File: design.v
module AMBA_AXI_ram
#(
	parameter ID_WIDTH = 4,
	parameter ADDR_WIDTH = 8,
	parameter DATA_WIDTH = 16,
	parameter BRESP_WIDTH = 3,
	parameter WR_MEM_DELAY = 0,
	parameter RD_MEM_DELAY = 0
)
(
	clk,
	rst_n,
	s_axi_awvalid,
	s_axi_awready,
	s_axi_awid,
	s_axi_awaddr,
	s_axi_awlen,
	s_axi_awsize,
	s_axi_awburst, 							 
	s_axi_wvalid,
	s_axi_wready,
	s_axi_wdata,
	s_axi_wstrb, 
	s_axi_wlast,
	s_axi_bvalid,
	s_axi_bready,
	s_axi_bid,
	s_axi_bresp,
	s_axi_arvalid,
	s_axi_arready,
	s_axi_arid,
	s_axi_araddr,
	s_axi_arlen,
	s_axi_arsize,
	s_axi_arburst,
	s_axi_rvalid,
	s_axi_rready,
	s_axi_rid,
	s_axi_rdata,
	s_axi_rresp,
	s_axi_rlast
);
parameter STROBE_WIDTH = DATA_WIDTH/8;
parameter W_STATE_IDLE = 2'd0;
parameter W_STATE_BRUST = 2'd1;
parameter W_STATE_RESPON = 2'd2;
parameter R_STATE_IDLE = 1'd0;
parameter R_STATE_BRUST = 1'd1;
parameter MEM_ADDR_SIZE = ADDR_WIDTH - $clog2(STROBE_WIDTH);  
input 								clk, rst_n;
input 								s_axi_awvalid;
output reg 							s_axi_awready;
input [ID_WIDTH - 1 : 0] 			s_axi_awid;
input [ADDR_WIDTH - 1 : 0] 			s_axi_awaddr;
input [7:0] 						s_axi_awlen;
input [2:0] 						s_axi_awsize;
input [1:0] 						s_axi_awburst; 
input 								s_axi_wvalid;
output reg 							s_axi_wready;
input [DATA_WIDTH - 1 : 0] 			s_axi_wdata;
input [STROBE_WIDTH - 1 : 0]		s_axi_wstrb;
input 								s_axi_wlast;
output reg	 						s_axi_bvalid;
input 								s_axi_bready;
output [ID_WIDTH - 1 : 0] 			s_axi_bid;
output [BRESP_WIDTH - 1 : 0] 		s_axi_bresp;
input 								s_axi_arvalid;
output reg							s_axi_arready;
input [ID_WIDTH - 1 : 0] 			s_axi_arid;
input [ADDR_WIDTH - 1 : 0] 			s_axi_araddr;
input [7:0]							s_axi_arlen;
input [2:0]							s_axi_arsize;
input [1:0]							s_axi_arburst;
output reg							s_axi_rvalid;
input 								s_axi_rready;
output [ID_WIDTH - 1 : 0] 			s_axi_rid;
output reg [DATA_WIDTH - 1 : 0]		s_axi_rdata;
output [BRESP_WIDTH - 1 : 0]		s_axi_rresp;
output reg							s_axi_rlast;
integer i;
reg [1:0] W_state, W_next_state;  
reg R_state, R_next_state;
reg [DATA_WIDTH - 1 : 0] mem[(1 << MEM_ADDR_SIZE) - 1 : 0];  
reg [1+$clog2(WR_MEM_DELAY) : 0] wr_mem_delay_cnt;
reg [1+$clog2(RD_MEM_DELAY) : 0] rd_mem_delay_cnt;
wire wr_mem_done, rd_mem_done;
reg [ID_WIDTH - 1 : 0] 			s_axi_awid_reg;
reg [ADDR_WIDTH - 1 : 0] 		s_axi_awaddr_reg;
reg [2:0] 						s_axi_awsize_reg;
reg [1:0] 						s_axi_awburst_reg;
reg [7:0] wdata_index_cnt;
wire [MEM_ADDR_SIZE - 1 : 0] 	awaddr_mem, araddr_mem;
wire wr_data_hand_en, rd_data_hand_en;
reg [ID_WIDTH - 1 : 0] 			s_axi_arid_reg;
reg [ADDR_WIDTH - 1 : 0] 		s_axi_araddr_reg;
reg [2:0] 						s_axi_arsize_reg;
reg [1:0] 						s_axi_arburst_reg;
reg [7:0] rdata_index_cnt;
always@(*)begin
    case(W_state)
        W_STATE_IDLE:begin
			if(s_axi_awvalid && s_axi_awready)
				W_next_state = W_STATE_BRUST;
			else
				W_next_state = W_STATE_IDLE;
        end
        W_STATE_BRUST:begin
			if(wdata_index_cnt > 0 || ~wr_mem_done)
				W_next_state = W_STATE_BRUST;
			else
				W_next_state = W_STATE_RESPON;
        end
        W_STATE_RESPON:begin
            if(s_axi_bready)
				W_next_state = W_STATE_IDLE;
			else
				W_next_state = W_STATE_RESPON;
        end
		  default: W_next_state = W_STATE_IDLE;
    endcase
end
always@(posedge clk, negedge rst_n)begin
    if(~rst_n)begin
        W_state <= W_STATE_IDLE;
    end
    else begin
        W_state <= W_next_state;
    end
end
always@(posedge clk, negedge rst_n)begin
    if(~rst_n)begin
		  s_axi_awid_reg 	<= 0;
		  s_axi_awsize_reg	<= 0;
		  s_axi_awburst_reg	<= 0;
    end
    else begin
		if(W_state == W_STATE_IDLE & s_axi_awvalid & s_axi_awready)begin
			  s_axi_awid_reg 	<= s_axi_awid;
			  s_axi_awsize_reg	<= s_axi_awsize < ($clog2(STROBE_WIDTH)) ? s_axi_awsize : ($clog2(STROBE_WIDTH));
			  s_axi_awburst_reg	<= s_axi_awburst;
		end
    end
end
always@(posedge clk, negedge rst_n)begin
    if(~rst_n)begin
        wdata_index_cnt <= 0;
    end
    else begin
		if(W_state == W_STATE_IDLE && s_axi_awvalid && s_axi_awready)
			wdata_index_cnt <= s_axi_awlen;
		else if(wr_data_hand_en)
			wdata_index_cnt <= wdata_index_cnt - 1;
    end
end
always@(posedge clk, negedge rst_n)begin
    if(~rst_n)begin
        s_axi_awaddr_reg <= 0;
    end
    else begin
        if(W_state == W_STATE_IDLE && s_axi_awvalid && s_axi_awready)
			s_axi_awaddr_reg <= s_axi_awaddr;
		else if(wr_data_hand_en && wdata_index_cnt > 1 && s_axi_awburst_reg != 2'b00)
			s_axi_awaddr_reg <= s_axi_awaddr_reg + (1 << s_axi_awsize_reg);
    end
end
assign awaddr_mem = s_axi_awaddr_reg >> ($clog2(STROBE_WIDTH));
always@(posedge clk, negedge rst_n)begin
    if(~rst_n)begin
        s_axi_awready <= 0;
    end
    else begin
        if(W_state == W_STATE_IDLE)
			s_axi_awready <= 1;
		else
			s_axi_awready <= 0;
    end
end
assign wr_data_hand_en = (W_state == W_STATE_BRUST && s_axi_wready && s_axi_wvalid);
assign wr_mem_done = wr_mem_delay_cnt == WR_MEM_DELAY;
always@(posedge clk, negedge rst_n)begin
    if(~rst_n)begin
        s_axi_wready <= 0;
    end
    else begin
        if (W_state == W_STATE_IDLE && W_next_state == W_STATE_BRUST || W_state == W_STATE_BRUST && W_next_state != W_STATE_RESPON && wr_mem_done)
			s_axi_wready <= 1;
		else
			s_axi_wready <= 0;
    end
end
always@(posedge clk, negedge rst_n)begin
    if(~rst_n)begin
        wr_mem_delay_cnt <= 0;
    end
    else begin
		if(wr_mem_done)
			wr_mem_delay_cnt <= 0; 
		else if(wr_data_hand_en || W_state == W_STATE_BRUST && wr_mem_delay_cnt > 0)
        	wr_mem_delay_cnt <= wr_mem_delay_cnt + 1;
    end
end
always@(posedge clk, negedge rst_n)begin
    if(~rst_n)begin
        s_axi_bvalid <= 0;
    end
    else begin
        if (W_state != W_STATE_RESPON )
			s_axi_bvalid <= 0;
		else
			s_axi_bvalid <= 1;
    end
end
assign s_axi_bid = s_axi_awid_reg;
assign s_axi_bresp = {BRESP_WIDTH{1'b0}};
always@(*)begin
    case(R_state)
        R_STATE_IDLE:begin
			if(s_axi_arvalid && s_axi_arready)
				R_next_state = R_STATE_BRUST;
			else
				R_next_state = R_STATE_IDLE;
        end
        R_STATE_BRUST:begin
			if(rdata_index_cnt > 1 || ~rd_mem_done)
				R_next_state = R_STATE_BRUST;
			else
				R_next_state = R_STATE_IDLE;
        end
		default: R_next_state = R_STATE_IDLE;
    endcase
end
always@(posedge clk, negedge rst_n)begin
    if(~rst_n)begin
        R_state <= R_STATE_IDLE;
    end
    else begin
        R_state <= R_next_state;
    end
end
always@(posedge clk, negedge rst_n)begin
    if(~rst_n)begin
		  s_axi_arid_reg 	<= 0;
		  s_axi_arsize_reg	<= 0;
		  s_axi_arburst_reg	<= 0;
    end
    else begin
		if(R_state == R_STATE_IDLE & s_axi_arvalid & s_axi_arready)begin
			  s_axi_arid_reg 	<= s_axi_arid;
			  s_axi_arsize_reg	<= s_axi_arsize < ($clog2(STROBE_WIDTH)) ? s_axi_arsize : ($clog2(STROBE_WIDTH));
			  s_axi_arburst_reg	<= s_axi_arburst;
		end
    end
end
always@(posedge clk, negedge rst_n)begin
    if(~rst_n)begin
        rdata_index_cnt <= 0;
    end
    else begin
		if(R_state == R_STATE_IDLE && s_axi_arvalid && s_axi_arready)
			rdata_index_cnt <= s_axi_arlen;
		else if(rd_data_hand_en && rd_mem_done)
			rdata_index_cnt <= rdata_index_cnt - 1;
    end
end
always@(posedge clk, negedge rst_n)begin
    if(~rst_n)begin
        s_axi_araddr_reg <= 0;
    end
    else begin
        if(R_state == R_STATE_IDLE && s_axi_arvalid && s_axi_arready)
			s_axi_araddr_reg <= s_axi_araddr;
		else if(rd_data_hand_en && rd_mem_done && s_axi_arburst_reg != 2'b00)
			s_axi_araddr_reg <= s_axi_araddr_reg + (1 << s_axi_arsize_reg);
    end
end
assign araddr_mem = s_axi_araddr_reg >> ($clog2(STROBE_WIDTH));
always@(posedge clk, negedge rst_n)begin
    if(~rst_n)begin
        s_axi_arready <= 0;
    end
    else begin
        if(R_state == R_STATE_IDLE)
			s_axi_arready <= 1;
		else
			s_axi_arready <= 0;
    end
end
assign rd_data_hand_en = (R_state == R_STATE_BRUST && s_axi_rready);
assign rd_mem_done = rd_mem_delay_cnt == RD_MEM_DELAY;
always@(posedge clk, negedge rst_n)begin
    if(~rst_n)begin
        s_axi_rvalid <= 0;
    end
    else begin
        if (R_state == R_STATE_BRUST && rd_mem_done)
			s_axi_rvalid <= 1;
		else
			s_axi_rvalid <= 0;
    end
end
always@(posedge clk, negedge rst_n)begin
    if(~rst_n)begin
        rd_mem_delay_cnt <= 0;
    end
    else begin
		if(rd_mem_done)
			rd_mem_delay_cnt <= 0; 
		else if(rd_data_hand_en || R_state == R_STATE_BRUST && rd_mem_delay_cnt > 0)
        	rd_mem_delay_cnt <= rd_mem_delay_cnt + 1;
    end
end
assign s_axi_rid = s_axi_arid_reg;
assign s_axi_rresp = {BRESP_WIDTH{1'b0}};
always@(posedge clk, negedge rst_n)begin
    if(~rst_n)begin
        s_axi_rdata <= 0;
    end
    else begin
		if(rd_data_hand_en && rd_mem_done)
        	s_axi_rdata <= mem[araddr_mem];
    end
end
always@(posedge clk, negedge rst_n)begin
    if(~rst_n)begin
        s_axi_rlast <= 0;
    end
    else begin
		if(rdata_index_cnt == 1 && rd_mem_done)
        	s_axi_rlast <= 1;
		else
			s_axi_rlast <= 0;
    end
end
always@(posedge clk, negedge rst_n)begin
    if(~rst_n)begin
        for	(i=0; i<(1 << MEM_ADDR_SIZE);i=i+1)
			mem[i] <= 0;
    end
    else begin
        for(i=0; i<STROBE_WIDTH; i=i+1)begin
			if(wr_data_hand_en & s_axi_wstrb[i])
				mem[awaddr_mem][8*(i+1)-1 -: 8] <= s_axi_wdata[8*(i+1)-1 -: 8];
		end
    end
end
endmodule 
File: run.sh
#!/bin/bash
# the make line also repeats each setting of config.mk as NAME=value (left out here)
make -C /OpenROAD-flow-scripts/flow DESIGN_CONFIG=/design/flow/config.mk WORK_HOME=/design/flow/orfs CLKGATE_MAP_FILE= finish
File: config.mk
export PLATFORM = sky130hd
export DESIGN_NAME = AMBA_AXI_ram
export DESIGN_NICKNAME = AMBA_AXI_ram
export VERILOG_FILES = /design/flow/design.v
export SDC_FILE = /design/flow/constraint.sdc
export NUM_CORES = 4
export LEC_CHECK = 0
export ABC_AREA = 1
export CAP_MARGIN = 20
export CORE_ASPECT_RATIO = 0.87
export CORE_MARGIN = 2
export CORE_UTILIZATION = 20
export CTS_CLUSTER_DIAMETER = 176
export CTS_CLUSTER_SIZE = 14
export GPL_ROUTABILITY_DRIVEN = 0
export GPL_TIMING_DRIVEN = 1
export MAX_ROUTING_LAYER = met4
export PLACE_DENSITY_LB_ADDON = 0.23
export SETUP_SLACK_MARGIN = -0.29
export SLEW_MARGIN = 20
export TNS_END_PERCENT = 95
File: constraint.sdc
create_clock -name core_clock -period 7.78 [get_ports {clk}]
set_input_delay 1.5560 -clock core_clock [delete_from_list [all_inputs] [get_ports {clk}]]
set_output_delay 1.5560 -clock core_clock [all_outputs]
set_load 0.01 [all_outputs]
==> results.cfg, run 1 <==
; implementation run metrics
[clocking]
path_clk_slew_ns = 0.07
clockBufferDepth = 4
holdBufCountCts = 0
cts.sinks = 2128
cts_resized = 0
postCtsSetupBuffers = 0
insertion_delay_ns = 0.89
cts_max_level = 4
cts_tree = built
ctsRootBufferMaster = clkbuf_16
cts_made_buffers = 177

[worst_setup_path]
critical_path_depth = 16
startpoint = s_axi_araddr_reg[1]
reg2reg_to = s_axi_rdata[10]
cp.arrival_ns = 5.76
cp-endpoint = s_axi_rdata[10]
cp.required_ns = 8.51
cp_slowest_cell = nand2_1
path_max_fanout = 16
critical_path_class = reg -> reg
cp-end-kind = register
cp_common_cell = nand2_1
rr_startpoint = s_axi_araddr_reg[1]
regToRegSetupSlack_ns = 2.75
crit_family = simple AND/OR/NAND/NOR gates
max_stage_delay_ns = 0.70
rr_worst_depth = 16
crit_buf_inv = 3
cp-start-kind = register
path_cells = nand2_1 -> inv_1 -> nand2_1 -> buf_4 -> nor2_1 -> buf_4 -> nand2_1 -> nand2_1 -> nor2_1 -> nand2_1 -> nor2_1 -> nand2_1 -> nor2_1 -> nand3_1 -> nand2_1 -> nand2_1

[global_routing]
grt_pass1_wl_um = 512500
grt_pass1_vias = 74330
grt_max_degree = 139
grtUsageTotal_pct = 14.24
grt_overflow = 0
antenna_found_initial = 37

[routing]
drt_iter0_drc = 7488
ant_nets = 0
wl_per_cell_um = 18.83
drc = 0
routed_wl_um = 340400
viasPerCell = 4.328
first_pass_iters = 8
vias = 78242

[sta]
rsz0062_at_grt = no
tightest_slew_ns = 1.161
fmax_mhz = 198.9
fin_crit_sh_pct = 64.64
totalNegativeSetupSlack_ns = 0
period_minus_slack_ns = 5.029
setup_viol = 0
slew_headroom_pct = 22.43
fin_skew_ns = 0.05551
finalHoldViolations = 0
maxSlewViolCount = 0

[power_and_ir_drop]
power_frac_seq_pct = 50.2
ir_drop_v = 0.0002005
p_comb_mw = 5.23
power-top-group = sequential cells
sw_frac_of_total_pct = 33.58
pg_clk_mw = 8.32
pwr-share-comb_pct = 19.2
p_sw_mw = 9.133
p_per_area_nw_per_um2 = 252.9
seq-power_mw = 13.6
p_int_mw = 18.06
p_leak_nw = 50.70
p_clk_share_pct = 30.6

[floorplan]
io_pins = 112
coreArea_um2 = 475400
chip_area_um2 = 483400
die_w_um = 745.1
fp_util_pct = 20.10
row_count = 236
die_h_um = 648.8

[layout]
final_util_pct = 22.62
area_growth_syn_to_layout_pct = 12.52
final_cell_count_no_fill = 18080
num-fill-cells = 53140
num-nets-final = 11849

[yosys]
yosysTopAreaCell = dfrtp_1
ys_sh_aoi_pct = 11.39
ff_type = dfrtp_1
syn_area_per_cell_um2 = 7.881
ys_top_cells_by_area = dfrtp_1 56%, nand2_1 19%, o21ai_0 11%
ys_area_um2 = 95570
synth-edff-count = 0
async_flop_share_pct = 100.0
synth_area_um2 = 95570
synth.logic.top_family = simple AND/OR/NAND/NOR gates
mux_area_share_pct = 0
ys_cells = 12126
yosysUniqueCellTypes = 36
netlist_instances = 12126
synth_dominant_cell_count = nand2_1
ys.flops = 2128
ys_sh_adder_pct = 0.3430
ys_sh_simple_pct = 28.48
xor_share_pct = 0.09165
common_cells = 4761 x nand2_1, 2127 x dfrtp_1, 2090 x o21ai_0, 1123 x nand3_1, 922 x nor2_1
yosysTopAreaCellShare_pct = 55.69
ys_warn_count = 2
postSynthSeqShare_pct = 55.72

[min_path]
holdPathStages = 0
min_to = s_axi_awready
hold_start = W_state[0]
hold_path.class = reg -> reg

[placement]
portBuffers = 104
dp_hpwl_um = 216200
dp_cells = 17875

[run_status]
outcome = no timing/DRC/antenna violations

[flow_run]
max_cap_viol_count = 0
warning_count = 76
[stage by stage]
step | power [mW] | hold slack (ns) | cell area (um^2) | setup WS (ns)
detailed placement | 19.08 | 0.4260 | 102900 | 2.811
global placement | 19.02 | 0.4324 | 102900 | 2.827
CTS | 27.54 | 0.4410 | 107500 | 2.963
finish | 27.20 | 0.4360 | 107500 | 2.751
global route | 28.68 | 0.4523 | 107500 | 2.566
floorplan | 16.47 | 0.4101 | 95590 | 4.891
[metal layers]
| layer | vias up | GRT usage (%) | part of all wire, % | wire, um |
|---|---|---|---|---|
| li1 | 38334 | - | - | - |
| met3 | 314 | 1.952 | 4.8 | 16400 |
| met1 | 38095 | 20.68 | 50 | 169300 |
| met4 | 0 | 2.871 | 2.0 | 6848 |
| met5 | - | - | 0 | 0 |
| met2 | 1499 | 21.05 | 43 | 147900 |
[area by class of cell]
cell class / instances / area (um^2) / share of cell area (%)
Inverter: 130 / 576.8 / 0.5364
Timing Repair Buffer: 263 / 2515 / 2.339
Clock inverter: 4 / 42.54 / 0.03956
Clock buffer: 187 / 4488 / 4.174
Tap cell: 6307 / 7891 / 7.339
Sequential cell: 2128 / 53250 / 49.52
Antenna cell: 13 / 32.53 / 0.03025
Multi-Input combinational cell: 9048 / 38730 / 36.02
==> inputs of run 2 (changes only) <==
Settings changed: ABC_AREA 1 to unset, CELL_PAD_IN_SITES_DETAIL_PLACEMENT set to 2, CELL_PAD_IN_SITES_GLOBAL_PLACEMENT set to 2, CORE_ASPECT_RATIO 0.87 to 0.81, CORE_UTILIZATION 20 to 40, CTS_CLUSTER_DIAMETER 176 to unset, CTS_CLUSTER_SIZE 14 to unset, GPL_TIMING_DRIVEN 1 to 0, MIN_ROUTING_LAYER set to met2, PLACE_DENSITY_LB_ADDON 0.23 to unset, SETUP_SLACK_MARGIN -0.29 to unset, TNS_END_PERCENT 95 to 80.
Clock period 7.78 ns to 6.16 ns, I/O delays scaled along.
==> results.cfg, run 2 <==
; flow metrics
[run_status]
outcome = aborted with a tool error
haltStage = 5_1_grt
stop_error = [ERROR GRT-0116] Global routing finished with congestion. Check the congestion regions in the DRC Viewer.

[yosys]
ys_sh_aoi_pct = 10.24
yosysTopAreaCell = dfrtp_1
ys_warn_count = 2
ys_sh_adder_pct = 0.3459
postSynthSeqShare_pct = 56.19
synth_area_um2 = 94780
ys.flops = 2128
xor_share_pct = 0.1756
synth.logic.top_family = multiplexers
mux_area_share_pct = 24.83
ff_type = dfrtp_1
common_cells = 2127 x dfrtp_1, 2070 x mux2_2, 554 x a22oi_1, 430 x nand2_1, 402 x clkbuf_1
netlist_instances = 7223
yosysTopAreaCellShare_pct = 56.16
synth-edff-count = 0
ys_area_um2 = 94780
yosysUniqueCellTypes = 82
ys_top_cells_by_area = dfrtp_1 56%, mux2_2 25%, a22oi_1 4.4%
synth_dominant_cell_count = dfrtp_1
syn_area_per_cell_um2 = 13.12
ys_sh_simple_pct = 5.674
async_flop_share_pct = 100.0
ys_cells = 7223

[clocking]
cts_max_level = 4
cts_made_buffers = 234
ctsRootBufferMaster = clkbuf_16
cts.sinks = 2128
cts_resized = 0
clockBufferDepth = 4
postCtsSetupBuffers = 0
holdBufCountCts = 0

[floorplan]
fp_util_pct = 40.29
die_h_um = 442.1
die_w_um = 544.9
coreArea_um2 = 235200
chip_area_um2 = 240900
io_pins = 112
row_count = 160

[global_routing]
grtUsageTotal_pct = 110.8
grt_overflow = 22039

[placement]
placed_area_um2 = 106600
dp_cells = 10722
dp_hpwl_um = 558800
pre_cts_slack_ns = 0.2930
portBuffers = 88
==> run 2: metal layers <==
layer | GRT overflow | track usage, %
met3 | 18382 | 143.7
met5 | - | -
met4 | 1033 | 83.46
met2 | 2624 | 98.42
met1 | - | -
==> inputs of run 3 (changes only) <==
Settings changed: CELL_PAD_IN_SITES_DETAIL_PLACEMENT 2 to unset, CELL_PAD_IN_SITES_GLOBAL_PLACEMENT 2 to unset, CORE_ASPECT_RATIO 0.81 to unset, CORE_UTILIZATION 40 to 72, CTS_CLUSTER_DIAMETER set to 308, CTS_CLUSTER_SIZE set to 98, GPL_ROUTABILITY_DRIVEN 0 to unset, GPL_TIMING_DRIVEN 0 to unset, MAX_ROUTING_LAYER met4 to unset, MIN_ROUTING_LAYER met2 to unset, TNS_END_PERCENT 80 to unset.
Clock period 6.16 ns to 2.89 ns, I/O delays scaled along.
==> results.cfg, run 3 <==
; flow metrics
[run_status]
outcome = aborted with a tool error
haltStage = 5_1_grt
stop_error = [ERROR GRT-0116] Global routing finished with congestion. Check the congestion regions in the DRC Viewer.

[yosys]
ys_area_um2 = 94780
common_cells = 2127 x dfrtp_1, 2070 x mux2_2, 554 x a22oi_1, 430 x nand2_1, 402 x clkbuf_1
synth.logic.top_family = multiplexers
xor_share_pct = 0.1756
async_flop_share_pct = 100.0
synth-edff-count = 0
ff_type = dfrtp_1
yosysUniqueCellTypes = 82
synth_dominant_cell_count = dfrtp_1
ys_sh_aoi_pct = 10.24
ys_sh_simple_pct = 5.674
ys_top_cells_by_area = dfrtp_1 56%, mux2_2 25%, a22oi_1 4.4%
ys.flops = 2128
syn_area_per_cell_um2 = 13.12
synth_area_um2 = 94780
yosysTopAreaCellShare_pct = 56.16
yosysTopAreaCell = dfrtp_1
ys_cells = 7223
ys_sh_adder_pct = 0.3459
netlist_instances = 7223
ys_warn_count = 2
postSynthSeqShare_pct = 56.19
mux_area_share_pct = 24.83

[clocking]
cts_made_buffers = 25
ctsRootBufferMaster = clkbuf_16
clockBufferDepth = 3
cts.sinks = 2128
cts_max_level = 1

[floorplan]
fp_util_pct = 72.28
row_count = 133
die_h_um = 366.8
chip_area_um2 = 134600
coreArea_um2 = 131100
io_pins = 112
die_w_um = 366.8

[placement]
place.gp.congestion = 1.220
dp_hpwl_um = 344800
placed_area_um2 = 111000
portBuffers = 104
dp_cells = 10016

[global_routing]
grt_overflow = 190
grtUsageTotal_pct = 75.48
==> run 3: timing repair <==
item                       4_1_cts
gates resized                  210
setup buffers                   29
setup endpoints to repair       18
pin swaps                       52
hold buffers                     1
cloned                           0
hold endpoints to repair        27
==> run 3: stage by stage <==
step | total power, mW | TNS [ns] | worst slack (ns)
CTS | 62.98 | -2.752 | -0.2847
detailed placement | 53.13 | -11.79 | -1.223
global placement | 52.39 | -7.885 | -1.490
floorplan | 41.87 | 0 | 0.2076
==> run 3: metal layers <==
metal | track usage [%] | overflow
met4 | 71.82 | 85
met5 | 21.33 | 0
met3 | 59.92 | 5
met1 | 78.62 | 0
met2 | 91.13 | 100
==> inputs of run 4 (changes only) <==
Settings changed: ABC_AREA set to 0, CELL_PAD_IN_SITES_GLOBAL_PLACEMENT set to 2, CORE_UTILIZATION 72 to 49, CTS_CLUSTER_DIAMETER 308 to 298, CTS_CLUSTER_SIZE 98 to 93, GPL_ROUTABILITY_DRIVEN set to 0, GPL_TIMING_DRIVEN set to 0, HOLD_SLACK_MARGIN set to 0.01, PLACE_DENSITY set to 0.4, SETUP_SLACK_MARGIN set to 0.69, TNS_END_PERCENT set to 10.
Clock period 2.89 ns to 3.04 ns, I/O delays scaled along.
==> results.cfg, run 4 <==
; flow metrics
[placement]
pre_cts_slack_ns = -2.442
portBuffers = 88
dp_hpwl_um = 482500

[run_status]
haltStage = 5_1_grt
stop_error = [ERROR GRT-0116] Global routing finished with congestion. Check the congestion regions in the DRC Viewer.
outcome = aborted with a tool error

[yosys]
synth_dominant_cell_count = dfrtp_1
postSynthSeqShare_pct = 56.19
ys_sh_aoi_pct = 10.24
ys_top_cells_by_area = dfrtp_1 56%, mux2_2 25%, a22oi_1 4.4%
yosysUniqueCellTypes = 82
ys.flops = 2128
common_cells = 2127 x dfrtp_1, 2070 x mux2_2, 554 x a22oi_1, 430 x nand2_1, 402 x clkbuf_1
ff_type = dfrtp_1
yosysTopAreaCellShare_pct = 56.16
ys_area_um2 = 94780
async_flop_share_pct = 100.0
xor_share_pct = 0.1756
synth-edff-count = 0
netlist_instances = 7223
ys_warn_count = 2
ys_sh_adder_pct = 0.3459
ys_sh_simple_pct = 5.674
yosysTopAreaCell = dfrtp_1
synth.logic.top_family = multiplexers
ys_cells = 7223
syn_area_per_cell_um2 = 13.12
synth_area_um2 = 94780
mux_area_share_pct = 24.83

[floorplan]
chip_area_um2 = 197000
die_w_um = 443.8
coreArea_um2 = 192400
die_h_um = 443.8
row_count = 161
fp_util_pct = 49.27
io_pins = 112

[clocking]
ctsRootBufferMaster = clkbuf_16
cts_made_buffers = 26
cts_max_level = 1
clockBufferDepth = 3
cts.sinks = 2128

[global_routing]
grtUsageTotal_pct = 77.17
grt_overflow = 458
-- run 4: through the flow --
step / instance area (um^2) / setup TNS [ns] / util (%) / instances / hold slack, ns
3_3_place_gp: 99200 / - / 51.57 / 9842 / 0.4245
4_1_cts: 111300 / -50.80 / 57.86 / 10264 / -0.2061
3_5_place_dp: 104900 / -3046.24 / 54.54 / 10042 / 0.4251
2_1_floorplan: 95160 / 0 / - / 7228 / 0.3124
-- run 4: timing repair --
item	CTS
resized	965
setup endpoints to repair	2873
buffers inserted	187
cloned	6
pin swaps	114
endpoints found under the hold margin	133
-- run 4: routing by layer --
layer | global-route usage (%) | GRT overflow
met5 | 43.86 | 1
met4 | 69.51 | 226
met3 | 67.33 | 8
met2 | 86.48 | 210
met1 | 81.61 | 13
==> inputs of run 5 (changes only) <==
Settings changed: ABC_AREA 0 to unset, CELL_PAD_IN_SITES_DETAIL_PLACEMENT set to 2, CORE_ASPECT_RATIO set to 0.81, CORE_MARGIN 2 to 5, CORE_UTILIZATION 49 to 40, CTS_CLUSTER_DIAMETER 298 to unset, CTS_CLUSTER_SIZE 93 to unset, GPL_TIMING_DRIVEN 0 to 1, HOLD_SLACK_MARGIN 0.01 to unset, MAX_ROUTING_LAYER set to met5, MIN_ROUTING_LAYER set to met2, PLACE_DENSITY 0.4 to unset, SETUP_SLACK_MARGIN 0.69 to unset, TNS_END_PERCENT 10 to 80.
Clock period 3.04 ns to 6.16 ns, I/O delays scaled along.
==> results.cfg, run 5 <==
; flow metrics
[run_status]
outcome = aborted with a tool error
haltStage = 5_1_grt
stop_error = [ERROR GRT-0116] Global routing finished with congestion. Check the congestion regions in the DRC Viewer.

[yosys]
async_flop_share_pct = 100.0
synth_area_um2 = 94780
ys_sh_aoi_pct = 10.24
netlist_instances = 7223
yosysTopAreaCell = dfrtp_1
synth_dominant_cell_count = dfrtp_1
synth.logic.top_family = multiplexers
yosysTopAreaCellShare_pct = 56.16
ys_warn_count = 2
synth-edff-count = 0
ys_area_um2 = 94780
ys_sh_simple_pct = 5.674
xor_share_pct = 0.1756
ys_sh_adder_pct = 0.3459
ys_top_cells_by_area = dfrtp_1 56%, mux2_2 25%, a22oi_1 4.4%
ys.flops = 2128
syn_area_per_cell_um2 = 13.12
yosysUniqueCellTypes = 82
ff_type = dfrtp_1
common_cells = 2127 x dfrtp_1, 2070 x mux2_2, 554 x a22oi_1, 430 x nand2_1, 402 x clkbuf_1
mux_area_share_pct = 24.83
postSynthSeqShare_pct = 56.19
ys_cells = 7223

[floorplan]
coreArea_um2 = 235200
chip_area_um2 = 246800
die_w_um = 550.9
die_h_um = 448.1
row_count = 160
fp_util_pct = 40.29
io_pins = 112

[clocking]
cts_made_buffers = 236
cts_resized = 0
holdBufCountCts = 0
cts.sinks = 2128
clockBufferDepth = 4
ctsRootBufferMaster = clkbuf_16
postCtsSetupBuffers = 0
cts_max_level = 4

[placement]
dp_hpwl_um = 390100
portBuffers = 104

[global_routing]
grtUsageTotal_pct = 79.33
grt_overflow = 3188
[run 5: stage by stage]
| step | instance area, um^2 | std cells | setup slack (ns) | hold slack (ns) |
|---|---|---|---|---|
| after floorplan | 94800 | 7228 | 3.039 | 0.4104 |
| after global placement | 102000 | 10420 | 0.9557 | 0.4304 |
| after detailed placement | 102200 | 10428 | 1.113 | 0.4319 |
| after CTS | 109800 | 10847 | 1.350 | 0.3585 |
[run 5: per-layer routing]
layer,track usage (%),GRT overflow
met3,91.69,2557
met2,81.82,166
met4,55.84,163
met1,-,-
met5,71.19,302
==> inputs of run 6 (changes only) <==
Settings changed: CELL_PAD_IN_SITES_DETAIL_PLACEMENT 2 to unset, CELL_PAD_IN_SITES_GLOBAL_PLACEMENT 2 to unset, CORE_ASPECT_RATIO 0.81 to 1.88, CORE_MARGIN 5 to 2, CORE_UTILIZATION 40 to 58, CTS_CLUSTER_DIAMETER set to 322, CTS_CLUSTER_SIZE set to 73, GPL_ROUTABILITY_DRIVEN 0 to unset, GPL_TIMING_DRIVEN 1 to unset, MAX_ROUTING_LAYER met5 to unset, MIN_ROUTING_LAYER met2 to unset, PLACE_DENSITY set to 0.38, SETUP_SLACK_MARGIN set to -0.43, TNS_END_PERCENT 80 to 35.
Clock period 6.16 ns to 5.5 ns, I/O delays scaled along.
==> results.cfg, run 6 <==
; flow metrics
[clocking]
cts.sinks = 2128
clockBufferDepth = 3
ctsRootBufferMaster = clkbuf_16
cts_resized = 0
postCtsSetupBuffers = 0
cts_max_level = 2
cts_made_buffers = 35
holdBufCountCts = 0

[yosys]
ys_sh_simple_pct = 5.674
ys_cells = 7223
yosysTopAreaCellShare_pct = 56.16
synth-edff-count = 0
ys_top_cells_by_area = dfrtp_1 56%, mux2_2 25%, a22oi_1 4.4%
ff_type = dfrtp_1
ys_sh_adder_pct = 0.3459
yosysUniqueCellTypes = 82
mux_area_share_pct = 24.83
async_flop_share_pct = 100.0
syn_area_per_cell_um2 = 13.12
synth_area_um2 = 94780
ys.flops = 2128
netlist_instances = 7223
yosysTopAreaCell = dfrtp_1
ys_warn_count = 2
xor_share_pct = 0.1756
common_cells = 2127 x dfrtp_1, 2070 x mux2_2, 554 x a22oi_1, 430 x nand2_1, 402 x clkbuf_1
postSynthSeqShare_pct = 56.19
synth.logic.top_family = multiplexers
synth_dominant_cell_count = dfrtp_1
ys_area_um2 = 94780
ys_sh_aoi_pct = 10.24

[run_status]
outcome = aborted with a tool error
haltStage = 5_1_grt
stop_error = [ERROR GRT-0116] Global routing finished with congestion. Check the congestion regions in the DRC Viewer.

[placement]
place.gp.congestion = 1.156
dp_cells = 9375
dp_hpwl_um = 356700
portBuffers = 104

[global_routing]
grt_overflow = 291
grtUsageTotal_pct = 68.30

[floorplan]
fp_util_pct = 58.31
coreArea_um2 = 162600
row_count = 203
die_h_um = 558.3
die_w_um = 298.8
io_pins = 112
chip_area_um2 = 166800
## run 6: through the flow
| step | worst slack (ns) | util, % | cell area, um^2 | hold WS, ns |
|---|---|---|---|---|
| after floorplan | 2.511 | - | 94800 | 0.4104 |
| after global placement | 0.5965 | 61.77 | 100400 | 0.4208 |
| after CTS | 0.9378 | 62.45 | 101500 | 0.3060 |
| after detailed placement | 0.9680 | 61.84 | 100500 | 0.4305 |
## run 6: per-layer routing
metal | overflow | global-route usage [%]
met5 | 0 | 10.86
met2 | 124 | 88.92
met4 | 161 | 66.15
met3 | 5 | 43.70
met1 | 1 | 72.62
==> inputs of run 7 (changes only) <==
Settings changed: CORE_ASPECT_RATIO 1.88 to unset, CORE_UTILIZATION 58 to 40, CTS_CLUSTER_DIAMETER 322 to unset, CTS_CLUSTER_SIZE 73 to unset, PLACE_DENSITY 0.38 to unset, SETUP_SLACK_MARGIN -0.43 to unset, TNS_END_PERCENT 35 to unset.
==> results.cfg, run 7 <==
; implementation run metrics
[run_status]
outcome = no timing/DRC/antenna violations

[global_routing]
grt_pass1_wl_um = 657300
grt_pass1_vias = 71549
grt_max_degree = 168
grt_overflow = 0
antenna_found_initial = 44
grtUsageTotal_pct = 40.44

[power_and_ir_drop]
p_clk_share_pct = 36.8
pg_clk_mw = 15.8
p_total_mw = 42.85
p_sw_mw = 14.14
p_int_mw = 28.71
pwr-share-comb_pct = 20.2
p_per_area_nw_per_um2 = 392.5
power_frac_seq_pct = 43.0
p_comb_mw = 8.67
power-top-group = sequential cells
sw_frac_of_total_pct = 32.99
p_leak_nw = 52.25
seq-power_mw = 18.4
ir_drop_v = 0.0004465

[placement]
dp_hpwl_um = 340400
portBuffers = 104
place.gp.congestion = 1.049

[yosys]
synth_area_um2 = 94780
ys_warn_count = 2
yosysTopAreaCellShare_pct = 56.16
syn_area_per_cell_um2 = 13.12
yosysUniqueCellTypes = 82
ys.flops = 2128
ys_sh_simple_pct = 5.674
postSynthSeqShare_pct = 56.19
ys_cells = 7223
xor_share_pct = 0.1756
synth_dominant_cell_count = dfrtp_1
ys_sh_adder_pct = 0.3459
synth.logic.top_family = multiplexers
ys_area_um2 = 94780
netlist_instances = 7223
async_flop_share_pct = 100.0
mux_area_share_pct = 24.83
ys_sh_aoi_pct = 10.24
yosysTopAreaCell = dfrtp_1
common_cells = 2127 x dfrtp_1, 2070 x mux2_2, 554 x a22oi_1, 430 x nand2_1, 402 x clkbuf_1
ff_type = dfrtp_1
ys_top_cells_by_area = dfrtp_1 56%, mux2_2 25%, a22oi_1 4.4%
synth-edff-count = 0

[clocking]
insertion_delay_ns = 0.93
holdBufCountCts = 0
postCtsSetupBuffers = 0
ctsRootBufferMaster = clkbuf_16
cts_tree = built
path_clk_slew_ns = 0.06
clockBufferDepth = 3
cts_made_buffers = 223
cts_max_level = 4
cts_resized = 0
cts.sinks = 2128

[worst_setup_path]
rr_startpoint = s_axi_araddr_reg[6]
cp-end-kind = register
rr_worst_depth = 10
cp-endpoint = s_axi_rdata[10]
regToRegSetupSlack_ns = 0.51
critical_path_class = reg -> reg
cp.arrival_ns = 5.74
cp.required_ns = 6.24
startpoint = s_axi_araddr_reg[6]
max_stage_delay_ns = 0.76
crit_family = simple AND/OR/NAND/NOR gates
crit_buf_inv = 3
reg2reg_to = s_axi_rdata[10]
path_max_fanout = 17
path_cells = buf_4 -> nand3b_4 -> buf_4 -> nor2_1 -> a22o_1 -> nor3_1 -> nand4_1 -> a2111oi_0 -> buf_4 -> a41oi_1
cp_slowest_cell = a2111oi_0
cp-start-kind = register
critical_path_depth = 10
cp_common_cell = buf_4

[min_path]
hold_path.class = in -> async

[layout]
area_growth_syn_to_layout_pct = 15.19
num-nets-final = 7525

[floorplan]
die_w_um = 490.8
die_h_um = 490.8
coreArea_um2 = 235400
fp_util_pct = 40.26
io_pins = 112
chip_area_um2 = 240900
row_count = 178

[routing]
viasPerCell = 6.956
drc = 0
drt_iter0_drc = 11383
ant_nets = 0
routed_wl_um = 497500
first_pass_iters = 10
wl_per_cell_um = 46.09
vias = 75085

[flow_run]
warning_count = 53
max_cap_viol_count = 0

[sta]
tightest_slew_ns = 1.308
finalHoldViolations = 0
rsz0062_at_grt = no
period_minus_slack_ns = 4.993
totalNegativeSetupSlack_ns = 0
fmax_mhz = 200.3
setup_viol = 0
slew_headroom_pct = 12.57
fin_crit_sh_pct = 90.78
fin_skew_ns = 0.03258
maxSlewViolCount = 0
-- run 7: area by class of cell --
cell class	instances	area, um^2
clock buffer	328	6519
inverter	24	90.09
clock inverter	80	954.7
sequential	2128	53260
antenna	37	92.59
multi-input combinational	4523	39540
tap	3150	3941
timing repair buffer	524	4776
fill	21327	126200
-- run 7: per-stage QoR --
step	instance area (um^2)	util, %	hold WS (ns)	worst slack, ns	std cells
after CTS	109000	46.28	0.1767	0.8969	10750
after floorplan	94800	-	0.4104	2.511	7228
after detailed placement	101500	43.11	0.4193	0.8994	10342
final	109200	46.38	0.1105	0.5072	10794
after global routing	109100	46.34	0.1670	0.7392	10762
after global placement	101300	43.05	0.4179	0.9235	10337
-- run 7: routing by layer --
layer	track usage (%)	part of all wire [%]	vias to the layer above
met1	48.97	36	39454
met3	15.28	13	1979
met5	0	0.039	-
met2	56.05	41	5938
met4	35.43	11	28
li1	-	-	27686
==> inputs of run 8 (changes only) <==
Settings changed: CAP_MARGIN 20 to 0, CORE_UTILIZATION 40 to 72, CTS_CLUSTER_DIAMETER set to 376, CTS_CLUSTER_SIZE set to 96, HOLD_SLACK_MARGIN set to -0.04, PLACE_DENSITY_LB_ADDON set to 0.0, TNS_END_PERCENT set to 10.
Clock period 5.5 ns to 2.92 ns, I/O delays scaled along.
==> results.cfg, run 8 <==
; flow metrics
[yosys]
postSynthSeqShare_pct = 56.19
ys_sh_aoi_pct = 10.24
yosysTopAreaCellShare_pct = 56.16
ys_warn_count = 2
async_flop_share_pct = 100.0
synth_dominant_cell_count = dfrtp_1
syn_area_per_cell_um2 = 13.12
synth.logic.top_family = multiplexers
yosysTopAreaCell = dfrtp_1
mux_area_share_pct = 24.83
ys_cells = 7223
common_cells = 2127 x dfrtp_1, 2070 x mux2_2, 554 x a22oi_1, 430 x nand2_1, 402 x clkbuf_1
ys_area_um2 = 94780
ff_type = dfrtp_1
xor_share_pct = 0.1756
netlist_instances = 7223
ys.flops = 2128
ys_sh_simple_pct = 5.674
synth_area_um2 = 94780
yosysUniqueCellTypes = 82
ys_sh_adder_pct = 0.3459
synth-edff-count = 0
ys_top_cells_by_area = dfrtp_1 56%, mux2_2 25%, a22oi_1 4.4%

[floorplan]
io_pins = 112
die_w_um = 366.8
die_h_um = 366.8
chip_area_um2 = 134600
fp_util_pct = 72.28
row_count = 133
coreArea_um2 = 131100

[clocking]
clockBufferDepth = 3
cts_made_buffers = 26
ctsRootBufferMaster = clkbuf_16
cts_max_level = 1
cts.sinks = 2128

[global_routing]
grt_overflow = 380
grtUsageTotal_pct = 79.09

[run_status]
stop_error = [ERROR GRT-0116] Global routing finished with congestion. Check the congestion regions in the DRC Viewer.
haltStage = 5_1_grt
outcome = aborted with a tool error

[placement]
dp_hpwl_um = 348100
portBuffers = 104
place.gp.congestion = 1.239
pre_cts_slack_ns = -1.039
==> run 8: routing by layer <==
layer	overflow	GRT usage, %
met1	3	82.57
met5	2	38.96
met3	10	65.71
met4	201	74.40
met2	164	91.80
==> run 8: what timing repair did <==
item / in CTS
gates cloned: 4
endpoints found under the setup margin: 18
pin swaps: 52
setup buffers: 37
hold buffers: 1
endpoints found under the hold margin: 21
resized: 238
==> run 8: metrics by stage <==
stage | setup TNS, ns | instance area [um^2] | util [%] | hold slack, ns | instances
floorplan | 0 | 94800 | - | 0.2884 | 7228
global placement | -7.875 | 110400 | 84.21 | 0.4162 | 9954
detailed placement | -13.80 | 110400 | 84.23 | 0.4242 | 9955
CTS | -0.9608 | 112700 | 85.94 | 0.1965 | 10033
==> inputs of run 9 (changes only) <==
Settings changed: CAP_MARGIN 0 to 20, CORE_UTILIZATION 72 to 57, CTS_CLUSTER_DIAMETER 376 to unset, CTS_CLUSTER_SIZE 96 to unset, HOLD_SLACK_MARGIN -0.04 to unset, PLACE_DENSITY_LB_ADDON 0.0 to unset, SETUP_SLACK_MARGIN set to 0.01, TNS_END_PERCENT 10 to unset.
Clock period 2.92 ns to 2.88 ns, I/O delays scaled along.
==> results.cfg, run 9 <==
; implementation run metrics
[power_and_ir_drop]
seq-power_mw = 35.3
p_sw_mw = 29.56
pg_clk_mw = 31.2
power_frac_seq_pct = 39.5
pwr-share-comb_pct = 25.6
p_per_area_nw_per_um2 = 725.2
p_comb_mw = 22.8
sw_frac_of_total_pct = 33.10
p_int_mw = 59.76
ir_drop_v = 0.0008914
power-top-group = sequential cells
p_leak_nw = 60.22
p_clk_share_pct = 34.9

[routing]
wl_per_cell_um = 48.62
first_pass_iters = 12
vias = 87571
drt_iter0_drc = 16419
drc = 0
ant_nets = 0
routed_wl_um = 539100
viasPerCell = 7.897

[worst_setup_path]
cp-endpoint = s_axi_rdata[14]
crit_buf_inv = 6
max_stage_delay_ns = 0.97
cp_common_cell = buf_4
critical_path_class = reg -> reg
startpoint = s_axi_araddr_reg[3]
cp-start-kind = register
rr_startpoint = s_axi_araddr_reg[3]
critical_path_depth = 12
cp.required_ns = 3.68
cp-end-kind = register
rr_worst_depth = 12
regToRegSetupSlack_ns = -1.23
path_max_fanout = 8
crit_family = simple AND/OR/NAND/NOR gates
cp_slowest_cell = nor4_4
path_cells = buf_4 -> buf_8 -> buf_12 -> nand4b_1 -> buf_4 -> buf_12 -> o22ai_2 -> or4_4 -> nor4_4 -> buf_4 -> nand4_1 -> o32a_1
reg2reg_to = s_axi_rdata[14]
cp.arrival_ns = 4.91

[global_routing]
grt_max_degree = 129
grt_overflow = 0
grt_pass1_vias = 83139
grtUsageTotal_pct = 63.76
antenna_found_initial = 71
grt_pass1_wl_um = 724700

[sta]
fin_crit_sh_pct = 142.6
period_minus_slack_ns = 4.108
tightest_slew_ns = 1.282
totalNegativeSetupSlack_ns = -9.403
finalHoldViolations = 0
fin_skew_ns = 0.04827
fin_hold_ws_ns = 0.1912
fmax_mhz = 243.5
slew_headroom_pct = 13.89
rsz0062_at_grt = yes
maxSlewViolCount = 0
setup_viol = 16
fin_ws_ns = -1.228

[clocking]
clockBufferDepth = 3
cts_tree = built
path_clk_slew_ns = 0.06
cts.sinks = 2128
ctsRootBufferMaster = clkbuf_16
insertion_delay_ns = 0.94
cts_made_buffers = 216
cts_max_level = 4

[flow_run]
warning_count = 45
max_cap_viol_count = 0

[yosys]
netlist_instances = 7223
ys_sh_aoi_pct = 10.24
synth_dominant_cell_count = dfrtp_1
yosysTopAreaCellShare_pct = 56.16
common_cells = 2127 x dfrtp_1, 2070 x mux2_2, 554 x a22oi_1, 430 x nand2_1, 402 x clkbuf_1
ys_sh_simple_pct = 5.674
synth.logic.top_family = multiplexers
ys_warn_count = 2
ys_top_cells_by_area = dfrtp_1 56%, mux2_2 25%, a22oi_1 4.4%
syn_area_per_cell_um2 = 13.12
postSynthSeqShare_pct = 56.19
xor_share_pct = 0.1756
yosysTopAreaCell = dfrtp_1
ys_sh_adder_pct = 0.3459
ys.flops = 2128
ys_area_um2 = 94780
ys_cells = 7223
synth_area_um2 = 94780
async_flop_share_pct = 100.0
mux_area_share_pct = 24.83
synth-edff-count = 0
yosysUniqueCellTypes = 82
ff_type = dfrtp_1

[min_path]
hold_path.class = in -> reg
min_to = s_axi_awid_reg[0]
holdPathStages = 3
hold_start = s_axi_awid[0]

[layout]
final_cell_area_um2 = 123200
area_growth_syn_to_layout_pct = 29.96
final_util_pct = 74.66
num-nets-final = 8743
num-fill-cells = 10936

[floorplan]
die_h_um = 411.8
chip_area_um2 = 169600
row_count = 149
io_pins = 112
fp_util_pct = 57.45
coreArea_um2 = 165000
die_w_um = 411.8

[placement]
pre_cts_slack_ns = -0.9974
placed_area_um2 = 112300
place.gp.congestion = 1.160
dp_hpwl_um = 373200
portBuffers = 104

[run_status]
so_faults = setup timing
outcome = complete, but fails checks
-- run 9: cell type report --
| type | count | area [um^2] | area share (%) |
|---|---|---|---|
| Antenna cell | 70 | 175.2 | 0.1422 |
| Tap cell | 2189 | 2739 | 2.224 |
| Clock buffer | 311 | 6360 | 5.163 |
| Sequential cell | 2128 | 53270 | 43.24 |
| Inverter | 24 | 93.84 | 0.07618 |
| Multi-Input combinational cell | 4523 | 40710 | 33.05 |
| Timing Repair Buffer | 1749 | 18430 | 14.97 |
| Clock inverter | 95 | 1399 | 1.136 |
-- run 9: routing by layer --
metal  wire length [um]  vias to the layer above  global-route usage (%)
met1             163100                    43327                   66.81
met5               1812                        -                   11.93
li1                   -                    30240                       -
met3              93140                     4086                   41.72
met2             205100                     9857                   82.26
met4              75950                       61                   63.99
-- run 9: per-stage QoR --
step,cells,power [mW]
2_1_floorplan,7228,42.01
3_3_place_gp,10497,53.63
3_5_place_dp,10497,54.12
4_1_cts,10981,85.92
5_1_grt,11037,89.86
6_report,11089,89.33
-- run 9: what timing repair did --
item,4_1_cts,5_1_grt
pin swaps,54,52
setup endpoints to repair,17,21
gates resized,261,150
hold buffers,1,0
gates cloned,2,1
setup buffers,76,37
hold endpoints to repair,27,0
==> inputs of run 10 (changes only) <==
Settings changed: ABC_AREA set to 1, CAP_MARGIN 20 to 0, CORE_ASPECT_RATIO set to 0.87, CORE_UTILIZATION 57 to 70, CTS_CLUSTER_DIAMETER set to 69, CTS_CLUSTER_SIZE set to 20, MAX_ROUTING_LAYER set to met5, SETUP_SLACK_MARGIN 0.01 to -0.22, TNS_END_PERCENT set to 15.
Clock period 2.88 ns to 3.44 ns, I/O delays scaled along.
==> results.cfg, run 10 <==
; implementation run metrics
[run_status]
outcome = complete, but fails checks
so_faults = setup timing

[power_and_ir_drop]
p_sw_mw = 19.28
pg_clk_mw = 16.8
p_per_area_nw_per_um2 = 577.2
p_leak_nw = 51.67
power-top-group = sequential cells
power_frac_seq_pct = 51.8
p_int_mw = 40.50
seq-power_mw = 31.0
pwr-share-comb_pct = 20.0
sw_frac_of_total_pct = 32.26
ir_drop_v = 0.0006471
p_clk_share_pct = 28.1
p_total_mw = 59.78
p_comb_mw = 12.0

[floorplan]
coreArea_um2 = 135600
die_w_um = 400.1
fp_util_pct = 70.49
io_pins = 112
chip_area_um2 = 139500
row_count = 126
die_h_um = 348.6

[layout]
num-fill-cells = 10059
area_growth_syn_to_layout_pct = 8.376
logic_area_um2 = 38730
ff_latch_area_um2 = 53250
final_cell_count_no_fill = 13759
final_util_pct = 76.39
num-nets-final = 12006

[worst_setup_path]
rr_startpoint = s_axi_araddr_reg[1]
cp.arrival_ns = 4.29
critical_path_depth = 17
path_max_fanout = 17
cp.required_ns = 4.18
path_cells = inv_1 -> buf_4 -> nand2_1 -> nor2_4 -> buf_4 -> buf_4 -> nand3_1 -> nand2_1 -> nor2_1 -> nand2_1 -> nor2_1 -> nand2_1 -> nor2_1 -> buf_4 -> nand3_1 -> nand2_1 -> nand2_1
crit_family = simple AND/OR/NAND/NOR gates
crit_buf_inv = 5
critical_path_class = reg -> reg
regToRegSetupSlack_ns = -0.11
cp_slowest_cell = nor2_4
cp-end-kind = register
max_stage_delay_ns = 0.64
cp-start-kind = register
reg2reg_to = s_axi_rdata[15]
rr_worst_depth = 17
cp-endpoint = s_axi_rdata[15]
startpoint = s_axi_araddr_reg[1]
cp_common_cell = nand2_1

[global_routing]
grtUsageTotal_pct = 42.82
grt_pass1_wl_um = 456400
antenna_found_initial = 5
grt_max_degree = 129
grt_overflow = 0
grt_pass1_vias = 78653

[yosys]
xor_share_pct = 0.09165
ff_type = dfrtp_1
ys_area_um2 = 95570
ys_sh_adder_pct = 0.3430
synth_dominant_cell_count = nand2_1
yosysTopAreaCell = dfrtp_1
ys.flops = 2128
ys_warn_count = 2
synth_area_um2 = 95570
syn_area_per_cell_um2 = 7.881
ys_cells = 12126
common_cells = 4761 x nand2_1, 2127 x dfrtp_1, 2090 x o21ai_0, 1123 x nand3_1, 922 x nor2_1
ys_sh_aoi_pct = 11.39
mux_area_share_pct = 0
ys_top_cells_by_area = dfrtp_1 56%, nand2_1 19%, o21ai_0 11%
postSynthSeqShare_pct = 55.72
synth.logic.top_family = simple AND/OR/NAND/NOR gates
netlist_instances = 12126
yosysUniqueCellTypes = 36
synth-edff-count = 0
yosysTopAreaCellShare_pct = 55.69
ys_sh_simple_pct = 28.48
async_flop_share_pct = 100.0

[routing]
routed_wl_um = 295100
vias = 84624
drc = 0
first_pass_iters = 7
viasPerCell = 6.150
drt_iter0_drc = 10662
ant_nets = 0
wl_per_cell_um = 21.45

[sta]
setup_viol = 8
fin_hold_ws_ns = 0.4251
fmax_mhz = 281.8
fin_skew_ns = 0.02342
maxSlewViolCount = 0
fin_ws_ns = -0.1085
slew_headroom_pct = 15.32
period_minus_slack_ns = 3.549
tightest_slew_ns = 1.269
totalNegativeSetupSlack_ns = -0.3169
fin_crit_sh_pct = 103.2
finalHoldViolations = 0

[min_path]
hold_path.class = in -> reg
hold_start = s_axi_awid[0]
holdPathStages = 3
min_to = s_axi_awid_reg[0]

[flow_run]
warning_count = 44
max_cap_viol_count = 0

[clocking]
cts_tree = built
clockBufferDepth = 3
insertion_delay_ns = 0.81
path_clk_slew_ns = 0.08
ctsRootBufferMaster = clkbuf_16
cts.sinks = 2128
cts_max_level = 4
cts_made_buffers = 133

[placement]
portBuffers = 104
dp_cells = 13561
dp_hpwl_um = 196700
place.gp.congestion = 0.9774
run 10: cell type report:
type,count,area share [%]
Clock buffer,163,3.542
Inverter,130,0.5460
Tap cell,1792,2.165
Sequential cell,2128,51.42
Timing Repair Buffer,464,4.491
Clock inverter,32,0.4373
Antenna cell,2,0.004832
Multi-Input combinational cell,9048,37.40
run 10: per-stage QoR:
step                      setup slack (ns)  instance area (um^2)
final                              -0.1085                103600
after CTS                         -0.08546                103500
after floorplan                      1.368                 95590
after global routing               -0.1882                103600
after detailed placement           -0.2237                 99400
after global placement             -0.1405                 99390
run 10: repair_timing:
| action | in CTS | in global routing |
|---|---|---|
| setup buffers | 0 | 0 |
| endpoints found under the setup margin | 1 | 2 |
| hold buffers | 1 | 0 |
| resized | 1 | 4 |
| endpoints found under the hold margin | 79 | 0 |
run 10: routing by layer:
| metal | up-vias | wire, um | GRT usage, % |
|---|---|---|---|
| li1 | 38668 | - | - |
| met1 | 40605 | 115100 | 60.56 |
| met2 | 4566 | 125900 | 61.10 |
| met3 | 781 | 35900 | 10.92 |
| met4 | 4 | 18130 | 23.25 |
| met5 | - | 33 | 0 |
==> inputs of run 11 (changes only) <==
Settings changed: CAP_MARGIN 0 to 20, CORE_ASPECT_RATIO 0.87 to 0.7, CORE_UTILIZATION 70 to 72, CTS_CLUSTER_DIAMETER 69 to 373, CTS_CLUSTER_SIZE 20 to 11, HOLD_SLACK_MARGIN set to 0.29, MAX_ROUTING_LAYER met5 to met4, PLACE_DENSITY set to 0.63, SETUP_SLACK_MARGIN -0.22 to 0.71, TNS_END_PERCENT 15 to 10.
Clock period 3.44 ns to 2.37 ns, I/O delays scaled along.
==> results.cfg, run 11 <==
; implementation run metrics
[sta]
setup_viol = 16
fin_crit_sh_pct = 111.5
slew_headroom_pct = 47.06
fin_hold_ws_ns = 0.3038
finalHoldViolations = 0
fin_ws_ns = -0.2726
fin_skew_ns = 0.02747
maxSlewViolCount = 0
tightest_slew_ns = 0.7941
period_minus_slack_ns = 2.643
rsz0062_at_grt = yes
totalNegativeSetupSlack_ns = -3.356
fmax_mhz = 378.4

[yosys]
ys_warn_count = 2
ys_sh_simple_pct = 28.48
xor_share_pct = 0.09165
ys_top_cells_by_area = dfrtp_1 56%, nand2_1 19%, o21ai_0 11%
yosysTopAreaCell = dfrtp_1
postSynthSeqShare_pct = 55.72
netlist_instances = 12126
mux_area_share_pct = 0
async_flop_share_pct = 100.0
ys_cells = 12126
synth-edff-count = 0
yosysUniqueCellTypes = 36
ys_area_um2 = 95570
ys_sh_adder_pct = 0.3430
synth_area_um2 = 95570
syn_area_per_cell_um2 = 7.881
synth.logic.top_family = simple AND/OR/NAND/NOR gates
yosysTopAreaCellShare_pct = 55.69
ff_type = dfrtp_1
ys_sh_aoi_pct = 11.39
ys.flops = 2128
common_cells = 4761 x nand2_1, 2127 x dfrtp_1, 2090 x o21ai_0, 1123 x nand3_1, 922 x nor2_1
synth_dominant_cell_count = nand2_1

[min_path]
holdPathStages = 3
hold_path.class = in -> reg
hold_start = s_axi_awsize[1]
min_to = s_axi_awsize_reg[0]

[clocking]
cts_made_buffers = 211
cts.sinks = 2128
clockBufferDepth = 3
path_clk_slew_ns = 0.07
insertion_delay_ns = 0.89
ctsRootBufferMaster = clkbuf_16
cts_max_level = 4
cts_tree = built

[floorplan]
fp_util_pct = 72.82
row_count = 111
die_h_um = 308.8
io_pins = 112
chip_area_um2 = 135700
coreArea_um2 = 131200
die_w_um = 439.5

[power_and_ir_drop]
p_comb_mw = 24.0
pwr-share-comb_pct = 24.2
p_sw_mw = 32.90
p_per_area_nw_per_um2 = 855.8
power-top-group = sequential cells
sw_frac_of_total_pct = 33.19
p_leak_nw = 57.27
pg_clk_mw = 29.8
ir_drop_v = 0.0007882
p_clk_share_pct = 30.0
seq-power_mw = 45.4
p_int_mw = 66.23
p_total_mw = 99.13
power_frac_seq_pct = 45.8

[worst_setup_path]
reg2reg_to = s_axi_rdata[4]
path_max_fanout = 7
startpoint = s_axi_araddr_reg[7]
cp_common_cell = nand2_1
cp.required_ns = 3.18
critical_path_class = reg -> reg
crit_buf_inv = 6
cp-start-kind = register
cp-endpoint = s_axi_rdata[4]
critical_path_depth = 18
cp_slowest_cell = dfrtp_2
max_stage_delay_ns = 0.47
regToRegSetupSlack_ns = -0.27
rr_worst_depth = 18
rr_startpoint = s_axi_araddr_reg[7]
cp-end-kind = register
path_cells = inv_2 -> nand3_1 -> buf_12 -> buf_4 -> buf_4 -> nor2_4 -> buf_4 -> nand2_1 -> nand2_1 -> nor2_1 -> nand2_1 -> nor2_2 -> buf_6 -> nand2_1 -> nor2_4 -> nand3_1 -> nand2_1 -> nand2_1
crit_family = simple AND/OR/NAND/NOR gates
cp.arrival_ns = 3.45

[layout]
num-nets-final = 12747
final_cell_count_no_fill = 14447
area_growth_syn_to_layout_pct = 21.20
num-fill-cells = 6474

[global_routing]
grt_overflow = 0
grtUsageMet1_pct = 67.53
grt_pass1_wl_um = 528600
antenna_found_initial = 17
grt_max_degree = 130
grtUsageTotal_pct = 52.92
grt_pass1_vias = 91767
grt_busiest_layer = met2
grt.met2_usage_pct = 71.61
grt_util_met3_pct = 19.88

[placement]
dp_hpwl_um = 217800
portBuffers = 104
pre_cts_slack_ns = -0.6894
place.gp.congestion = 1.016
dp_cells = 14010

[flow_run]
warning_count = 54
max_cap_viol_count = 0

[run_status]
outcome = complete, but fails checks
so_faults = setup timing

[routing]
drt_iter0_drc = 15438
vias = 95744
viasPerCell = 6.627
drc = 0
routed_wl_um = 356000
ant_nets = 0
first_pass_iters = 14
wl_per_cell_um = 24.64
## run 11: what timing repair did
item	CTS	global route
endpoints found under the setup margin	2120	2126
hold buffers	38	0
pin swaps	89	90
endpoints found under the hold margin	2063	0
resized	548	439
cloned	18	11
setup buffers	43	64
## run 11: metal layers
layer,part of all wire [%],wire length [um]
met2,42,147800
met1,34,120900
met3,17,60410
met5,0,0
met4,7.5,26840
## run 11: through the flow
| step | utilization (%) | instance area [um^2] |
|---|---|---|
| 3_5_place_dp | 80.36 | 105500 |
| 4_1_cts | 86.69 | 113800 |
| 2_1_floorplan | - | 95870 |
| 3_3_place_gp | 80.36 | 105500 |
| 5_1_grt | 88.24 | 115800 |
| 6_report | 88.25 | 115800 |
## run 11: cell type report
type,instances,area (um^2),share of cell area [%]
inverters,130,589.3,0.5088
multi-input cells,9051,41040,35.43
flip-flops and latches,2128,53280,46.00
repair inverters,2,13.76,0.01188
diodes,27,67.56,0.05833
clock buffers,225,5375,4.641
repair buffers,1122,13120,11.33
clock inverters,11,153.9,0.1329
well taps,1751,2191,1.891
==> inputs of run 12 (changes only) <==
Settings changed: ABC_AREA 1 to unset, CORE_ASPECT_RATIO 0.7 to unset, CORE_UTILIZATION 72 to 10, CTS_CLUSTER_DIAMETER 373 to unset, CTS_CLUSTER_SIZE 11 to unset, HOLD_SLACK_MARGIN 0.29 to unset, MAX_ROUTING_LAYER met4 to unset, PLACE_DENSITY 0.63 to unset, SETUP_SLACK_MARGIN 0.71 to unset, TNS_END_PERCENT 10 to unset.
Clock period 2.37 ns to 7.9 ns, I/O delays scaled along.
==> results.cfg, run 12 <==
; implementation run metrics
[yosys]
postSynthSeqShare_pct = 56.19
synth-edff-count = 0
async_flop_share_pct = 100.0
netlist_instances = 7223
synth_area_um2 = 94780
synth.logic.top_family = multiplexers
ys_sh_aoi_pct = 10.24
ys_cells = 7223
yosysTopAreaCellShare_pct = 56.16
yosysTopAreaCell = dfrtp_1
ys_sh_adder_pct = 0.3459
ys_area_um2 = 94780
ys_sh_simple_pct = 5.674
syn_area_per_cell_um2 = 13.12
yosysUniqueCellTypes = 82
ys.flops = 2128
mux_area_share_pct = 24.83
ys_warn_count = 2
ff_type = dfrtp_1
synth_dominant_cell_count = dfrtp_1
common_cells = 2127 x dfrtp_1, 2070 x mux2_2, 554 x a22oi_1, 430 x nand2_1, 402 x clkbuf_1
xor_share_pct = 0.1756
ys_top_cells_by_area = dfrtp_1 56%, mux2_2 25%, a22oi_1 4.4%

[routing]
viasPerCell = 3.756
routed_wl_um = 489400
drt_iter0_drc = 12689
drc = 0
vias = 75413
first_pass_iters = 14
ant_nets = 0
wl_per_cell_um = 24.37

[placement]
dp_hpwl_um = 316700
place.gp.congestion = 0.9986
portBuffers = 104
dp_cells = 19605

[floorplan]
io_pins = 112
die_w_um = 977.5
fp_util_pct = 10.03
coreArea_um2 = 944700
row_count = 357
chip_area_um2 = 955600
die_h_um = 977.5

[power_and_ir_drop]
power-top-group = sequential cells
p_total_mw = 29.82
p_per_area_nw_per_um2 = 248.7
pg_clk_mw = 10.9
ir_drop_v = 0.0002712
p_comb_mw = 5.97
p_clk_share_pct = 36.7
power_frac_seq_pct = 43.3
sw_frac_of_total_pct = 33.65
pwr-share-comb_pct = 20.0
p_leak_nw = 51.49
seq-power_mw = 12.9
p_int_mw = 19.79
p_sw_mw = 10.04

[clocking]
clockBufferDepth = 3
postCtsSetupBuffers = 0
cts.sinks = 2128
path_clk_slew_ns = 0.06
cts_tree = built
ctsRootBufferMaster = clkbuf_16
cts_made_buffers = 219
holdBufCountCts = 0
cts_max_level = 4
insertion_delay_ns = 0.93
cts_resized = 0

[flow_run]
warning_count = 74
max_cap_viol_count = 0

[run_status]
outcome = no timing/DRC/antenna violations

[sta]
finalHoldViolations = 0
fmax_mhz = 183.9
maxSlewViolCount = 0
totalNegativeSetupSlack_ns = 0
fin_skew_ns = 0.07318
rsz0062_at_grt = no
tightest_slew_ns = 1.406
period_minus_slack_ns = 5.437
setup_viol = 0
fin_crit_sh_pct = 68.83
slew_headroom_pct = 5.401

[global_routing]
grtUsageMet1_pct = 11.28
antenna_found_initial = 81
grt_max_degree = 187
grt_pass1_vias = 70788
grt_overflow = 0
grt_pass1_wl_um = 647400
grtUsageTotal_pct = 9.794
grt.met2_usage_pct = 13.58
grt_util_met3_pct = 4.707
grt_busiest_layer = met2

[worst_setup_path]
critical_path_depth = 10
cp.arrival_ns = 6.25
reg2reg_to = s_axi_rdata[12]
cp_common_cell = buf_4
critical_path_class = reg -> reg
cp-endpoint = s_axi_rdata[12]
cp.required_ns = 8.72
path_max_fanout = 25
path_cells = buf_4 -> or3b_2 -> buf_4 -> nor2_1 -> buf_4 -> a222oi_1 -> nand3_1 -> nor4_1 -> nand4_1 -> o22a_1
startpoint = s_axi_araddr_reg[7]
rr_worst_depth = 10
rr_startpoint = s_axi_araddr_reg[7]
cp_slowest_cell = nor4_1
crit_family = simple AND/OR/NAND/NOR gates
cp-start-kind = register
regToRegSetupSlack_ns = 2.46
cp-end-kind = register
max_stage_delay_ns = 0.81
crit_buf_inv = 3

[layout]
area_growth_syn_to_layout_pct = 26.55
final_cell_count_no_fill = 20080
num-nets-final = 7373

[min_path]
min_to = s_axi_awready
hold_path.class = reg -> reg
hold_start = W_state[0]
holdPathStages = 0
==> run 12: through the flow <==
| stage | hold slack, ns | util [%] | area (um^2) | setup slack (ns) |
|---|---|---|---|---|
| 2_1_floorplan | 0.4104 | - | 94800 | 4.431 |
| 3_3_place_gp | 0.4194 | 11.85 | 111900 | 2.503 |
| 3_5_place_dp | 0.4193 | 11.85 | 112000 | 2.512 |
| 4_1_cts | 0.4311 | 12.65 | 119600 | 2.791 |
| 5_1_grt | 0.4378 | 12.68 | 119800 | 2.696 |
| 6_report | 0.4301 | 12.70 | 119900 | 2.463 |
==> run 12: per-layer routing <==
metal | share of wire [%] | vias up | wire length, um
li1 | - | 27414 | -
met1 | 35 | 39358 | 171800
met2 | 40 | 6536 | 195300
met3 | 15 | 2051 | 71540
met4 | 10 | 54 | 50050
met5 | 0.15 | - | 741
==> run 12: layout make-up <==
| class | instances | area [um^2] |
|---|---|---|
| Antenna cell | 55 | 137.6 |
| Clock buffer | 338 | 6609 |
| Clock inverter | 71 | 973.4 |
| Fill cell | 106085 | 824800 |
| Inverter | 24 | 90.09 |
| Multi-Input combinational cell | 4523 | 39650 |
| Sequential cell | 2128 | 53270 |
| Tap cell | 12565 | 15720 |
| Timing Repair Buffer | 376 | 3488 |
Power figures rest on the tool's default switching activity, not on a simulated workload.
